==> v39: inputs <==
Design S_AXI_LITE, start of the top module:
module S_AXI_LITE#(
		parameter integer S_AXI_LITE_SIZE = 5,
		parameter integer S_AXI_DATA_SIZE = 32 
		)(
		input S_AXI_ACLK,
		input S_AXI_ARESETN,
        input  [ 31 : 0] S_AXI_LITE_ARADDR,
        output S_AXI_LITE_ARREADY,
        input  S_AXI_LITE_ARVALID,
        output S_AXI_LITE_RVALID,
        input  S_AXI_LITE_RREADY,
        output [S_AXI_DATA_SIZE - 1: 0] S_AXI_LITE_RDATA,
        input  [ 31 : 0] S_AXI_LITE_AWADDR,
        output S_AXI_LITE_AWREADY,
        input  S_AXI_LITE_AWVALID,
        input  S_AXI_LITE_WVALID,
        output S_AXI_LITE_WREADY,
        input  [S_AXI_DATA_SIZE - 1: 0] S_AXI_LITE_WDATA,
        output S_AXI_LITE_BVALID,
        input S_AXI_LITE_BREADY
		);
		reg [S_AXI_DATA_SIZE - 1: 0] axi_reg0;
		reg [S_AXI_DATA_SIZE - 1: 0] axi_reg1;
		reg [S_AXI_DATA_SIZE - 1: 0] axi_reg2;
		reg [S_AXI_DATA_SIZE - 1: 0] axi_reg3;
		reg [S_AXI_DATA_SIZE - 1: 0] axi_reg4;
		reg [S_AXI_DATA_SIZE - 1: 0] axi_reg5;
        reg [ 31 : 0] axi_araddr ;
        reg [ 31 : 0] axi_awaddr ;
        reg [S_AXI_DATA_SIZE - 1: 0] axi_wdata;
        reg [S_AXI_DATA_SIZE - 1: 0] axi_rdata;
        reg awready;
        reg wready;
        reg awlatch;
        reg bvalid;
        reg axi_wen;
        reg axi_wack;
        reg arready;
        reg rvalid;
        reg axi_rvalid;
        assign S_AXI_LITE_AWREADY = awready;
        assign S_AXI_LITE_WREADY  = wready;
        assign S_AXI_LITE_BVALID = bvalid;
        assign S_AXI_LITE_ARREADY = arready;
        assign S_AXI_LITE_RVALID = axi_rvalid;
        assign S_AXI_LITE_RDATA = axi_rdata;
        always@(posedge S_AXI_ACLK)
          if(S_AXI_ARESETN == 'b0)
            bvalid <= 0;
          else if(S_AXI_LITE_BREADY && ~bvalid)
            bvalid <= 'b1;
          else
            bvalid <= 'b0;
        always@(posedge S_AXI_ACLK)
          if(S_AXI_ARESETN == 'b0)
            awready <= 'b0;
          else if(S_AXI_LITE_AWVALID && S_AXI_LITE_WVALID && ~awready)
            awready <= 'b1;
          else if(wready)
            awready <= 'b0;
          else
            awready <= awready;
        always@(posedge S_AXI_ACLK)
            if(S_AXI_ARESETN == 'b0)
  ...
clock: 1.46 ns
lec_check: 0
cap_margin: 0
core_margin: 2
core_utilization: 70
cts_cluster_diameter: 184
cts_cluster_size: 37
place_density: 0.37
slew_margin: 20
run.sh (not shown) runs the stock make flow with config.mk's settings and CLKGATE_MAP_FILE=.
==> v5: changes against v39 <==
--- a/flow/config.mk
+++ b/flow/config.mk
@@ -7,8 +7,7 @@
 export LEC_CHECK = 0
-export CAP_MARGIN = 0
+export CAP_MARGIN = 20
 export CORE_MARGIN = 2
 export CORE_UTILIZATION = 70
-export CTS_CLUSTER_DIAMETER = 184
-export CTS_CLUSTER_SIZE = 37
-export PLACE_DENSITY = 0.37
+export CTS_CLUSTER_DIAMETER = 104
+export CTS_CLUSTER_SIZE = 21
 export SLEW_MARGIN = 20
==> flow/constraint.sdc (replaced) <==
create_clock -name core_clock -period 1.56 [get_ports {S_AXI_ACLK}]
set_input_delay 0.3120 -clock core_clock [delete_from_list [all_inputs] [get_ports {S_AXI_ACLK}]]
set_output_delay 0.3120 -clock core_clock [all_outputs]
set_load 0.01 [all_outputs]
==> v30: changes against v39 <==
==> flow/config.mk (replaced) <==
export PLATFORM = sky130hd
export DESIGN_NAME = S_AXI_LITE
export DESIGN_NICKNAME = S_AXI_LITE
export VERILOG_FILES = /design/flow/design.v
export SDC_FILE = /design/flow/constraint.sdc
export NUM_CORES = 4
export LEC_CHECK = 0
export CAP_MARGIN = 20
export CORE_MARGIN = 2
export CORE_UTILIZATION = 35
export SLEW_MARGIN = 20
==> flow/constraint.sdc (replaced) <==
create_clock -name core_clock -period 2.64 [get_ports {S_AXI_ACLK}]
set_input_delay 0.5280 -clock core_clock [delete_from_list [all_inputs] [get_ports {S_AXI_ACLK}]]
set_output_delay 0.5280 -clock core_clock [all_outputs]
set_load 0.01 [all_outputs]
==> results <==
metric                                                                       v39                          v5            v30
Result of the run                                         stopped before the end  complete, but fails checks  timing/DRC/antenna clean
Failing step                                            global routing (5_1_grt)                           -              -
Reasons for failing layout checks                                              -                setup timing              -
Leak pwr                                                                       -                     4.83 nW        4.53 nW
Met3 wire len                                                                  -                     3.82 mm        1.81 mm
Worst hold slack after final layout                                            -                    0.336 ns       0.423 ns
Iter 0 DRT Violations                                                          -                       1,187            741
Launching point of the worst reg2reg path                                      -               axi_araddr[1]  axi_araddr[4]
Hold Path Depth                                                                -                           3              1
Sequential fraction of design power                                            -                       0.572          0.459
Die width                                                                 130 µm                      130 µm         183 µm
Number of non-filler instances in the completed layout                         -                       1,682          1,845
Reported combinational group power                                             -                     1.08 mW       0.504 mW
Final tally of setup violations                                                -                          36              0
NumNets Final                                                                  -                       1,568          1,524
Final Cell Area                                                                -                  13,700 µm²     13,500 µm²
Non-clock buffer area fraction after layout                                    -                       0.151         0.0940
Tool warnings                                                                  -                          85             82
Largest stage delay on the critical path                                       -                     0.38 ns        0.61 ns
Number of clock-tree buffers in the layout                                     -                          18             40
Tightest Pin Transition                                                        -                    0.403 ns       0.666 ns
Cell count of the worst reg-to-reg path                                        -                           7              6
Design Power                                                                   -                     12.3 mW        9.15 mW
Clock network fraction of total power                                          -                       0.340          0.486
Arrival time worst endpoint                                                    -                     2.08 ns        1.72 ns
Layout inverter count without the clock tree                                   -                           3              3

* * *

==> build 62: inputs <==
S_AXI_LITE again, from the RTL that the note above started with.
clock: 4.12 ns
lec_check: 0
abc_area: 0
cap_margin: 5
cell_pad_in_sites_detail_placement: 1
cell_pad_in_sites_global_placement: 2
core_aspect_ratio: 0.68
core_margin: 4
core_utilization: 63
cts_cluster_diameter: 229
cts_cluster_size: 18
gpl_routability_driven: 0
gpl_timing_driven: 1
hold_slack_margin: -0.05
max_routing_layer: met5
min_routing_layer: met2
place_density: 0.8
setup_slack_margin: 0.5
slew_margin: 35
tns_end_percent: 5
==> trial 6 (differences from build 62) <==
Settings changed: ABC_AREA 0 to 1, CAP_MARGIN 5 to 20, CORE_ASPECT_RATIO 0.68 to not set, CORE_MARGIN 4 to 2, CORE_UTILIZATION 63 to 40, CTS_CLUSTER_DIAMETER 229 to 354, CTS_CLUSTER_SIZE 18 to not set, GPL_ROUTABILITY_DRIVEN 0 to not set, GPL_TIMING_DRIVEN 1 to not set, HOLD_SLACK_MARGIN -0.05 to not set, MAX_ROUTING_LAYER met5 to not set, MIN_ROUTING_LAYER met2 to not set, PLACE_DENSITY 0.8 to not set, SETUP_SLACK_MARGIN 0.5 to 0.67, SLEW_MARGIN 35 to 20, TNS_END_PERCENT 5 to 25.
==> flow/constraint.sdc (replaced) <==
create_clock -name core_clock -period 4.0 [get_ports {S_AXI_ACLK}]
set_input_delay 0.8000 -clock core_clock [delete_from_list [all_inputs] [get_ports {S_AXI_ACLK}]]
set_output_delay 0.8000 -clock core_clock [all_outputs]
set_load 0.01 [all_outputs]
==> build 21 (differences from build 62) <==
Settings changed: CAP_MARGIN 5 to 35, CORE_ASPECT_RATIO 0.68 to 0.56, CORE_MARGIN 4 to 7, CORE_UTILIZATION 63 to 40, CTS_CLUSTER_DIAMETER 229 to 354, CTS_CLUSTER_SIZE 18 to not set, GPL_ROUTABILITY_DRIVEN 0 to not set, GPL_TIMING_DRIVEN 1 to 0, HOLD_SLACK_MARGIN -0.05 to not set, MAX_ROUTING_LAYER met5 to not set, PLACE_DENSITY 0.8 to not set, SETUP_SLACK_MARGIN 0.5 to 0.67, SLEW_MARGIN 35 to 20, TNS_END_PERCENT 5 to 25.
==> flow/constraint.sdc (replaced) <==
create_clock -name core_clock -period 4.0 [get_ports {S_AXI_ACLK}]
set_input_delay 0.8000 -clock core_clock [delete_from_list [all_inputs] [get_ports {S_AXI_ACLK}]]
set_output_delay 0.8000 -clock core_clock [all_outputs]
set_load 0.01 [all_outputs]
==> build 29 (differences from build 62) <==
Settings changed: ABC_AREA 0 to 1, CAP_MARGIN 5 to 20, CELL_PAD_IN_SITES_DETAIL_PLACEMENT 1 to not set, CELL_PAD_IN_SITES_GLOBAL_PLACEMENT 2 to not set, CORE_ASPECT_RATIO 0.68 to not set, CORE_MARGIN 4 to 2, CORE_UTILIZATION 63 to 72, CTS_CLUSTER_DIAMETER 229 to 57, CTS_CLUSTER_SIZE 18 to not set, GPL_ROUTABILITY_DRIVEN 0 to not set, GPL_TIMING_DRIVEN 1 to not set, HOLD_SLACK_MARGIN -0.05 to not set, MAX_ROUTING_LAYER met5 to not set, MIN_ROUTING_LAYER met2 to not set, PLACE_DENSITY 0.8 to 0.36, SLEW_MARGIN 35 to 20, TNS_END_PERCENT 5 to not set.
==> flow/constraint.sdc (replaced) <==
create_clock -name core_clock -period 1.97 [get_ports {S_AXI_ACLK}]
set_input_delay 0.3940 -clock core_clock [delete_from_list [all_inputs] [get_ports {S_AXI_ACLK}]]
set_output_delay 0.3940 -clock core_clock [all_outputs]
set_load 0.01 [all_outputs]
==> comparison <==
- Trial 6 finished with timing, DRC and antenna clean. Build 29 failed in 5_1_grt with DPL-0038. Build 21 ran to the end with no violations. Build 62 never finished: it broke off in 3_1_place_gp_skip_io.
- Of trial 6 and build 21, build 21 has the higher cell count (gap 0.84%, measured against build 21).
- In trial 6 the critical path depth is higher than in build 21, by 2.
- In build 21 the non-clock buffer count is higher than in trial 6, by 110.
- Of build 21 and trial 6, build 21 has the higher via count (gap 47%, measured against trial 6).
- Between trial 6 and build 21, the lower clock power is in build 21 (gap about 4%, measured against build 21).
- In build 21 the sequential share of layout area is lower than in trial 6, by 1.0 points.
- Combinational power: build 21 is lower than trial 6 (19%).
- Of build 62 and trial 6, build 62 has the higher area after synthesis (gap about 2%, measured against trial 6).
- Of trial 6 and build 21, trial 6 has the higher setup slack (gap 0.065 ns).
- Against trial 6, the count of clock-buffer cells in the layout of build 21 is lower by 7.
- Of trial 6 and build 21, trial 6 has the higher total power (gap about 3.7%, measured against build 21).
==> figures <==
| quantity | build 21 | build 62 | build 29 | trial 6 |
|---|---|---|---|---|
| Num CTS Buffers | 27 | - | 26 | 31 |
| Multi-input combinational cell count | 985 | - | - | 942 |
| Fin worst setup slack | 1.26 ns | - | - | 1.33 ns |
| Total met3 wirelength after detailed routing | 23.4 mm | - | - | 1.03 mm |
| Count leader, synth | nand2_1 | nand2_1 | a21oi_1 | a21oi_1 |
| Cell count after placement | 1852 | - | 1688 | 1837 |
| Final Routed Wirelength | 47.8 mm | - | - | 35.3 mm |
| Launch point of the worst hold path | bvalid | - | - | bvalid |
| Reg clk slew, reported paths | 0.07 ns | - | - | 0.06 ns |
| Pre-antenna DRT Iters | 6 | - | - | 4 |
| I/O pins | 140 | - | 140 | 140 |
| Register share of total power | 46.3% | - | - | 44.6% |
| Core utilization at floorplan | 41.0% | 65.4% | 73.1% | 40.8% |
| Capture point of the worst path | axi_rdata[26] | - | - | axi_rdata[28] |
| Max_cap viols | 0 | - | - | 0 |
| H-tree levels | 1 | - | 1 | 1 |
| Final weighted congestion in routability-driven placement | 0.939 | - | 0.800 | 0.713 |
| # port buffers | 84 | - | 85 | 85 |
| Hold Fails Final Rpt | 0 | - | - | 0 |
| Routed met1 length | 0 µm | - | - | 17.4 mm |
| Post-Synthesis Net Count | 1494 | 1494 | 1600 | 1600 |
| Status | timing/DRC/antenna clean | stopped before the end | stopped before the end | timing/DRC/antenna clean |
| Last stage reached | - | 3_1_place_gp_skip_io | 5_1_grt | - |
| Well-Tap Cells | 376 | - | - | 341 |
Power figures rest on the tool's default switching activity, not on a simulated workload.
